== main ==
==> flow/design.v <==
`timescale 1ns / 100ps
module Cordic(clk,rst,phase_step,xin,yin,xout,yout);
parameter IN_WIDTH	= 16; 
parameter EXTRA_BITS	= 6; 
localparam WI			= IN_WIDTH;
localparam WXY			= IN_WIDTH+EXTRA_BITS; 
localparam STG			= WXY; 
input clk;
input rst; 
input signed  [31:0]    phase_step; 
input signed  [WI-1:0]  xin,yin;
output signed [WXY-1:0] xout,yout;
wire signed [31:0] atan_table [0:31];
                 assign atan_table[00] = 32'b0010_0000_0000_0000_0000_0000_0000_0000;
						assign atan_table[01] = 32'b0001_0010_1110_0100_0000_0101_0001_1110;
						assign atan_table[02] = 32'b0000_1001_1111_1011_0011_1000_0101_1011;
						assign atan_table[03] = 32'b0000_0101_0001_0001_0001_0001_1101_0100;
						assign atan_table[04] = 32'b0000_0010_1000_1011_0000_1101_0100_0011;
						assign atan_table[05] = 32'b0000_0001_0100_0101_1101_0111_1110_0001;
						assign atan_table[06] = 32'b0000_0000_1010_0010_1111_0110_0001_1110;
						assign atan_table[07] = 32'b0000_0000_0101_0001_0111_1100_0101_0101;
						assign atan_table[08] = 32'b0000_0000_0010_1000_1011_1110_0101_0011;
						assign atan_table[09] = 32'b0000_0000_0001_0100_0101_1111_0010_1111;
						assign atan_table[10] = 32'b0000_0000_0000_1010_0010_1111_1001_1000;
						assign atan_table[11] = 32'b0000_0000_0000_0101_0001_0111_1100_1100;
						assign atan_table[12] = 32'b0000_0000_0000_0010_1000_1011_1110_0110;
						assign atan_table[13] = 32'b0000_0000_0000_0001_0100_0101_1111_0011;
						assign atan_table[14] = 32'b0000_0000_0000_0000_1010_0010_1111_1010;
						assign atan_table[15] = 32'b0000_0000_0000_0000_0101_0001_0111_1101;
						assign atan_table[16] = 32'b0000_0000_0000_0000_0010_1000_1011_1110;
						assign atan_table[17] = 32'b0000_0000_0000_0000_0001_0100_0101_1111;
						assign atan_table[18] = 32'b0000_0000_0000_0000_0000_1010_0011_0000;
						assign atan_table[19] = 32'b0000_0000_0000_0000_0000_0101_0001_1000;
						assign atan_table[20] = 32'b0000_0000_0000_0000_0000_0010_1000_1100;
						assign atan_table[21] = 32'b0000_0000_0000_0000_0000_0001_0100_0110;
						assign atan_table[22] = 32'b0000_0000_0000_0000_0000_0000_1010_0011;
						assign atan_table[23] = 32'b0000_0000_0000_0000_0000_0000_0101_0001;
						assign atan_table[24] = 32'b0000_0000_0000_0000_0000_0000_0010_1001;
						assign atan_table[25] = 32'b0000_0000_0000_0000_0000_0000_0001_0100;
						assign atan_table[26] = 32'b0000_0000_0000_0000_0000_0000_0000_1010;
						assign atan_table[27] = 32'b0000_0000_0000_0000_0000_0000_0000_0101;
						assign atan_table[28] = 32'b0000_0000_0000_0000_0000_0000_0000_0011;
						assign atan_table[29] = 32'b0000_0000_0000_0000_0000_0000_0000_0010;
						assign atan_table[30] = 32'b0000_0000_0000_0000_0000_0000_0000_0001;
						assign atan_table[31] = 32'b0000_0000_0000_0000_0000_0000_0000_0000;
reg signed [WXY-1:0] X [0:STG-1];
reg signed [WXY-1:0] Y [0:STG-1];
reg signed [31:0]    Z [0:STG-1]; 
reg [31:0] phase_acc;
wire [1:0]  quadrant = phase_acc [31:30]; 
wire signed [WI-1:0] nxin,nyin;
assign nxin = -xin;
assign nyin = -yin;
always @(posedge clk)
	begin
		case(quadrant)
			2'b00,2'b11: 
				begin  
					X[0] <= {xin[WI-1],xin}<<{EXTRA_BITS-1};
					Y[0] <= {yin[WI-1],yin}<<{EXTRA_BITS-1};
					Z[0] <= phase_acc ;
				end
			2'b01:
				begin
					X[0] <= {nyin[WI-1],nyin}<<{EXTRA_BITS-1};
					Y[0] <= {xin[WI-1],xin}<<{EXTRA_BITS-1};
					Z[0] <= {2'b00,phase_acc[29:0]}; 
				end
			2'b10:
				begin
					X[0] <= {yin[WI-1],yin}<<{EXTRA_BITS-1};
					Y[0] <= {nxin[WI-1],nxin}<<{EXTRA_BITS-1};
					Z[0] <= {2'b11,phase_acc[29:0]};
				end
			default:;
		endcase
		if(rst) phase_acc<=32'd0; else phase_acc<=phase_acc+phase_step;
	end
genvar i;
generate
	for(i=0;i<(STG-1);i=i+1)
	begin:ITERATION
	wire z_sign;
	wire signed [WXY-1:0] x_shr,y_shr;
	assign x_shr=X[i]>>>i;
	assign y_shr=Y[i]>>>i;
	assign z_sign=Z[i][31];
	always @ (posedge clk)
			begin
				X[i+1] <= z_sign?(X[i]+y_shr):(X[i]-y_shr);
				Y[i+1] <= z_sign?(Y[i]-x_shr):(Y[i]+x_shr);
				Z[i+1] <= z_sign?(Z[i]+atan_table[i]):(Z[i]-atan_table[i]);
				end
	end
endgenerate
assign xout	=	X[STG-1];
assign yout	=	Y[STG-1];
endmodule
clock: 3.75 ns
lec_check: 0
cap_margin: 40
core_margin: 2
core_utilization: 70
cts_cluster_diameter: 42
place_density_lb_addon: 0.01
setup_slack_margin: 1.07
slew_margin: 40
run.sh (not shown) runs the stock make flow with config.mk's settings and CLKGATE_MAP_FILE=.
main ran in full, but the layout does not pass; the checks complain about setup timing.
Edits applied to the flow inputs when going from main to the feature branch:
Settings: changing SETUP_SLACK_MARGIN from 1.07 to 0.44; removing PLACE_DENSITY_LB_ADDON (formerly 0.01); changing CAP_MARGIN from 40 to 10; changing SLEW_MARGIN from 40 to 20; changing CTS_CLUSTER_DIAMETER from 42 to 28; changing the clock period (ns, I/O delays scaled along) from 3.75 to 3.52.
--- outcome ---
For the feature branch, the flow was terminated by a tool error in 5_1_grt and produced no final design. The die span in x on the feature branch is in line with that on main. The feature branch: buffer levels on the longest clock path 1 above main. In the flow results for main and the feature branch, the number of gates resized after cts is larger on the feature branch. The run showing the greater number of clock buffers inserted by TritonCTS is the feature branch.


RTL: the design.v shown in full above, as it stands there.
Settings: LEC_CHECK=0, ABC_AREA=1, CAP_MARGIN=20, CORE_MARGIN=2, CORE_UTILIZATION=69, CTS_CLUSTER_DIAMETER=311, CTS_CLUSTER_SIZE=99, PLACE_DENSITY=0.39, SETUP_SLACK_MARGIN=-0.05, SLEW_MARGIN=20, TNS_END_PERCENT=5; clock period 1.59 ns.
The first run failed in 5_1_grt.
Change:
- ABC_AREA: 1 -> default
- CORE_UTILIZATION: 69 -> 72
- CTS_CLUSTER_DIAMETER: 311 -> default
- CTS_CLUSTER_SIZE: 99 -> 98
- PLACE_DENSITY: 0.39 -> default
- SETUP_SLACK_MARGIN: -0.05 -> default
- TNS_END_PERCENT: 5 -> default
- clock period: 1.59 -> 4.8 ns (I/O delays scaled with it)
The changed run finished clean.
Die size is lower by about 22%.
Synthesized cell count is lower by 40%.
Area after synthesis is lower by 19%.
Change:
- CAP_MARGIN: 20 -> 10
- CTS_CLUSTER_SIZE: 98 -> default
- SETUP_SLACK_MARGIN: default -> -0.33
- clock period: 4.8 -> 3.52 ns (I/O delays scaled with it)
What happened: This time the run finished but fails on negative setup slack. Via count came out higher by a few percent. Routed wire length came out higher by a little under a tenth. Flip-flop count is unchanged. Worst hold slack gains 3.2 ps. Fmax came out higher by about a fifth.
Change:
- CAP_MARGIN: 10 -> 15
- SETUP_SLACK_MARGIN: -0.33 -> 0.4
- clock period: 3.52 -> 3.55 ns (I/O delays scaled with it)
What happened:
- This time the run ended with an error in 5_1_grt with GRT-0232
- die size does not change
- synthesized area does not change
- synthesized cell count does not change


Starts from the design.v that is shown in full above.
make LEC_CHECK=0 CAP_MARGIN=0 CORE_MARGIN=2 CORE_UTILIZATION=70 CTS_CLUSTER_DIAMETER=42 SETUP_SLACK_MARGIN=0.35 SLEW_MARGIN=5 finish   # period 3.66 ns
The starting point finished but fails on max-capacitance violations, max-slew violations, negative setup slack.
Next try:
Settings changed: SETUP_SLACK_MARGIN 0.35 to 1.07, SLEW_MARGIN 5 to 20.
Clock period 3.66 ns to 3.75 ns, I/O delays scaled along.
=> This time the run reached the layout checks and failed them: negative setup slack; die area stays the same.


run 1:
RTL: the design.v shown in full above, as it stands there.
make LEC_CHECK=0 CAP_MARGIN=10 CORE_MARGIN=2 CORE_UTILIZATION=72 MAX_ROUTING_LAYER=met4 SETUP_SLACK_MARGIN=-0.33 SLEW_MARGIN=20 finish   # period 3.36 ns
STATUS run=run 1 STAGES=ALL_DONE FINAL_CHECKS=FAILED CAUSE=setup timing
Modified inputs, run 2 compared to run 1
- CAP_MARGIN now 20, was 10
- PLACE_DENSITY now 0.95, previously not set
- the clock period (ns, I/O delays scaled along) now 3.27, was 3.36
- Diff run 1 -> run 2: post-synth net total neither gained nor lost much, placement-stage cell area higher, post-synth area from yosys stat stayed essentially flat, post-detailed-placement half-perimeter wirelength went up, clock buffer count from CTS now larger.
- Number of buffers inserted to repair setup after CTS: run 2 vs run 1 up 150
- In the summary table, run 2 is marked failed, with error GRT-0116 raised in global routing (5_1_grt).
The inputs of run 3 differ from those of run 2 as listed below.
- PLACE_DENSITY removed (was 0.95)
- SETUP_SLACK_MARGIN removed (was -0.33)
- MAX_ROUTING_LAYER removed (was met4)
- CTS_CLUSTER_DIAMETER newly set to 359
- CAP_MARGIN changed from 20 to 5
- the clock period (ns, I/O delays scaled along) changed from 3.27 to 3.55
Compared with run 2, in run 3 total placed cells including tap cells fell by 4.8%, count of buffers added by post-CTS timing repair for setup fell by about 80%, xor and xnor fraction of the mapped netlist area stayed essentially flat, number of library cell types mapped by synthesis stayed essentially flat, post-place setup slack rose by 0.45 ns.
As far as I/O pin count goes, run 3 and run 2 are indistinguishable; the numbers are identical.
Although run 3 finished all stages, its layout failed final checks on setup timing.
For run 4, these inputs were changed with respect to run 3:
- changing CAP_MARGIN from 5 to 20
- changing CORE_UTILIZATION from 72 to 45
- removing CTS_CLUSTER_DIAMETER (formerly 359)
- changing the clock period (ns, I/O delays scaled along) from 3.55 to 4.28
[summary]
Arrival time reported for the critical path endpoint was lower in run 3 than in run 4.
Run 4 reached the end of the flow, and the finished layout is clean on the timing, design-rule and antenna checks.
Compared with run 3, run 4 shows a lower number of diodes.
Here is what was changed in the inputs of run 5 compared with run 4.
- changing CORE_UTILIZATION from 45 to 70
- changing the clock period (ns, I/O delays scaled along) from 4.28 to 3.56
==> results <==
Although run 5 finished all stages, its layout failed final checks on setup timing. Diff run 4 -> run 5: worst setup timing slack at the placement stage went down 0.44 ns, source-to-sink clock delay at the later pin of the worst-skew pair saw a decrease, DRC violations left shows no meaningful change. A first element of the critical path of Z[11][31] is what run 5 shows, while Y[11][11] belongs to run 4. Looking at global-route usage across run 4 and run 5, the one that comes out higher is run 5. Relative to run 4, the worst hold slack of run 5 is lower by 0.0042 ns. Cell count ends up lower on run 5. Run 5 against run 4: maximum achievable frequency climbed 5.0%, number of clock-tree buffers in the layout dropped about 7%, max-slew headroom at the worst pin climbed 7.9 points, worst setup margin dropped 0.53 ns.
--- input diff run 5..run 6 ---
- changing CAP_MARGIN from 20 to 5
- setting SETUP_SLACK_MARGIN to 0.4 for the first time
- changing the clock period (ns, I/O delays scaled along) from 3.56 to 3.55
Results
- Run 6: aborted in global routing (5_1_grt) (tool error)
- Run 6 has placed instance area above what run 5 had.
- Against run 5, run 6 comes in 137 lower on number of cells after detailed placement.
- Taking run 5 as the reference, in run 6 xor/xnor share of the synthesized area held; synthesized instance count held; count of flip-flops with a built-in enable after synthesis held; setup slack at placement went down 0.15 ns; average cell area after synthesis held.
- Run 5 → run 6: post-cts repair resize count +428, die area closely matched the old numbers, cell area after technology mapping stayed essentially flat, number of unique standard cell types used by synthesis comparable.


// Cordic: RTL as listed in full above, without the edits since
Settings: LEC_CHECK=0, CAP_MARGIN=20, CORE_MARGIN=2, CORE_UTILIZATION=71, CTS_CLUSTER_DIAMETER=188, PLACE_DENSITY_LB_ADDON=0.27, SLEW_MARGIN=20; clock period 4.1 ns.
The baseline passed the timing, design-rule and antenna checks.
==> next run, changes <==
CORE_UTILIZATION = 40   (was 71)
CTS_CLUSTER_DIAMETER = not set   (was 188)
PLACE_DENSITY_LB_ADDON = not set   (was 0.27)
clock period = 4.28 ns   (was 4.1 ns; I/O delays follow)
Via count goes down by 7.4%.
Cell area goes up by 1.8%.
Global-route usage goes down by 17 points.
Worst setup slack is better by 98 ps.
Non-clock buffer count goes down by 29.
Area after synthesis is unchanged.
Die size goes up by 77%.
==> next run, changes <==
CORE_UTILIZATION = 70   (was 40)
clock period = 3.21 ns   (was 4.28 ns; I/O delays follow)
What happened:
- With this change the flow failed in global routing (5_1_grt) (GRT-0116)
- synthesized cell count does not change
- area after synthesis is unchanged
- die size fell by 43%
==> next run, changes <==
CORE_UTILIZATION = 40   (was 70)
clock period = 5.0 ns   (was 3.21 ns; I/O delays follow)
What happened: Now the flow went through all stages and came out clean. Synthesized area stays the same. Die area came out higher by 74%. Synthesized cell count is unchanged.
==> next run, changes <==
ABC_AREA = 0   (was not set)
CORE_ASPECT_RATIO = 0.89   (was not set)
CORE_MARGIN = 7   (was 2)
CORE_UTILIZATION = 30   (was 40)
GPL_TIMING_DRIVEN = 1   (was not set)
HOLD_SLACK_MARGIN = 0.11   (was not set)
MAX_ROUTING_LAYER = met4   (was not set)
MIN_ROUTING_LAYER = met2   (was not set)
PLACE_DENSITY = 0.38   (was not set)
SLEW_MARGIN = 15   (was 20)
Area after synthesis stays the same.
Wire length climbs by about 40%.
Utilization goes down by 10 points.
Final cell count increases by about 8%.
Worst setup slack degrades by 290 ps.
Synthesized cell count does not change.
Sequential share of layout area drops by 0.49 points.
Count of clock-buffer cells in the layout rose by 6.
Die size climbs by 37%.


RTL: the design.v shown in full above, as it stands there.
export LEC_CHECK = 0
export CAP_MARGIN = 20
export CORE_MARGIN = 2
export CORE_UTILIZATION = 58
export SETUP_SLACK_MARGIN = 0.91
export SLEW_MARGIN = 20
create_clock -name core_clock -period 3.48 [get_ports {clk}]
The baseline finished but failed the layout checks on negative setup slack.
==> next run, changes <==
CORE_UTILIZATION = 70   (was 58)
CTS_CLUSTER_SIZE = 33   (was unset)
SETUP_SLACK_MARGIN = unset   (was 0.91)
Effect: The new run finished but failed the layout checks on negative setup slack; clock skew went up by 0.022 ns; non-clock buffer count decreases by 253; setup slack gets worse by 0.31 ns; synthesized area stays the same; final area came out lower by a few percent; sequential share of layout area goes up by 1.2 points.
==> next run, changes <==
CORE_MARGIN = 3   (was 2)
CORE_UTILIZATION = 40   (was 70)
CTS_CLUSTER_SIZE = unset   (was 33)
GPL_TIMING_DRIVEN = 0   (was unset)
clock period = 5.0 ns   (was 3.48 ns; I/O delays follow)
Result: The new run ran to the end with no violations; worst setup slack improves by 0.62 ns; non-clock buffer count drops by 887; critical path depth fell by 2; count of clock-buffer cells in the layout climbs by 12; cell area shrinks by 7.4%.
==> next run, changes <==
ABC_AREA = 0   (was unset)
CORE_ASPECT_RATIO = 0.89   (was unset)
CORE_MARGIN = 5   (was 3)
CORE_UTILIZATION = 42   (was 40)
GPL_TIMING_DRIVEN = 1   (was 0)
HOLD_SLACK_MARGIN = 0.11   (was unset)
MAX_ROUTING_LAYER = met4   (was unset)
MIN_ROUTING_LAYER = met2   (was unset)
PLACE_DENSITY = 0.38   (was unset)
SLEW_MARGIN = 15   (was 20)
TNS_END_PERCENT = 75   (was unset)
Count of clock-buffer cells in the layout is higher by 41.
Clock skew rose by 0.0051 ns.
Sequential share of layout area is about the same.
Cell area stays flat.
Routed wire length came out higher by 23%.
Area after synthesis does not change.
Non-clock buffer count went down by 95.


== v43 ==
Starts from the design.v that is shown in full above.
make LEC_CHECK=0 ABC_AREA=0 CAP_MARGIN=20 CELL_PAD_IN_SITES_GLOBAL_PLACEMENT=3 CORE_ASPECT_RATIO=1.97 CORE_MARGIN=8 CORE_UTILIZATION=32 CTS_CLUSTER_SIZE=79 GPL_TIMING_DRIVEN=0 MAX_ROUTING_LAYER=met4 MIN_ROUTING_LAYER=met1 SETUP_SLACK_MARGIN=0.92 SLEW_MARGIN=40 TNS_END_PERCENT=25 finish   # period 4.6 ns
Relative to v43, the following input files were edited for v30:
Settings: CORE_UTILIZATION changed from 32 to 68; TNS_END_PERCENT removed (was 25); MAX_ROUTING_LAYER removed (was met4); GPL_TIMING_DRIVEN removed (was 0); SETUP_SLACK_MARGIN removed (was 0.92); CTS_CLUSTER_SIZE removed (was 79); CORE_MARGIN changed from 8 to 2; ABC_AREA removed (was 0); MIN_ROUTING_LAYER removed (was met1); SLEW_MARGIN changed from 40 to 20; CORE_ASPECT_RATIO removed (was 1.97); CELL_PAD_IN_SITES_GLOBAL_PLACEMENT removed (was 3); the clock period (ns, I/O delays scaled along) changed from 4.6 to 3.55.
Results
Nothing crashed in v30 and all stages finished; the problem is that the final layout failed, the offending checks being setup timing.
[v30] buffer share of cell area rose 1.7 points relative to v43
v43 → v30: largest fanout on the critical path moved down, wire length of the first global-routing pass now smaller.
--- input diff v30..v45 ---
Settings: putting SETUP_SLACK_MARGIN at 0.44 where nothing was set; swapping 68 for 72 in CORE_UTILIZATION; swapping 20 for 10 in CAP_MARGIN; swapping 3.55 for 3.56 in the clock period (ns, I/O delays scaled along).
Notes after the runs:
Of v30 and v45, not a single run came through the flow clean.
Buffers inserted during post-CTS setup optimization grows by more than 100% when moving from v30 to v45.
Diff v30 -> v45 | last weighted congestion value of the routability-driven placer | down by a few percent
Between v30 and v45, the pre-CTS setup slack is lower for v30.
Die extent in y went down by a few percent going from v30 to v45.
Total instance count after detailed placement came out lower on v45 than on v30.
Compared with v30, die size in v45 decreased by a few percent.
Die span in x: v30 and v45 compared, higher one is v30
Combined area of all synthesized cells: v45 vs v30 identical
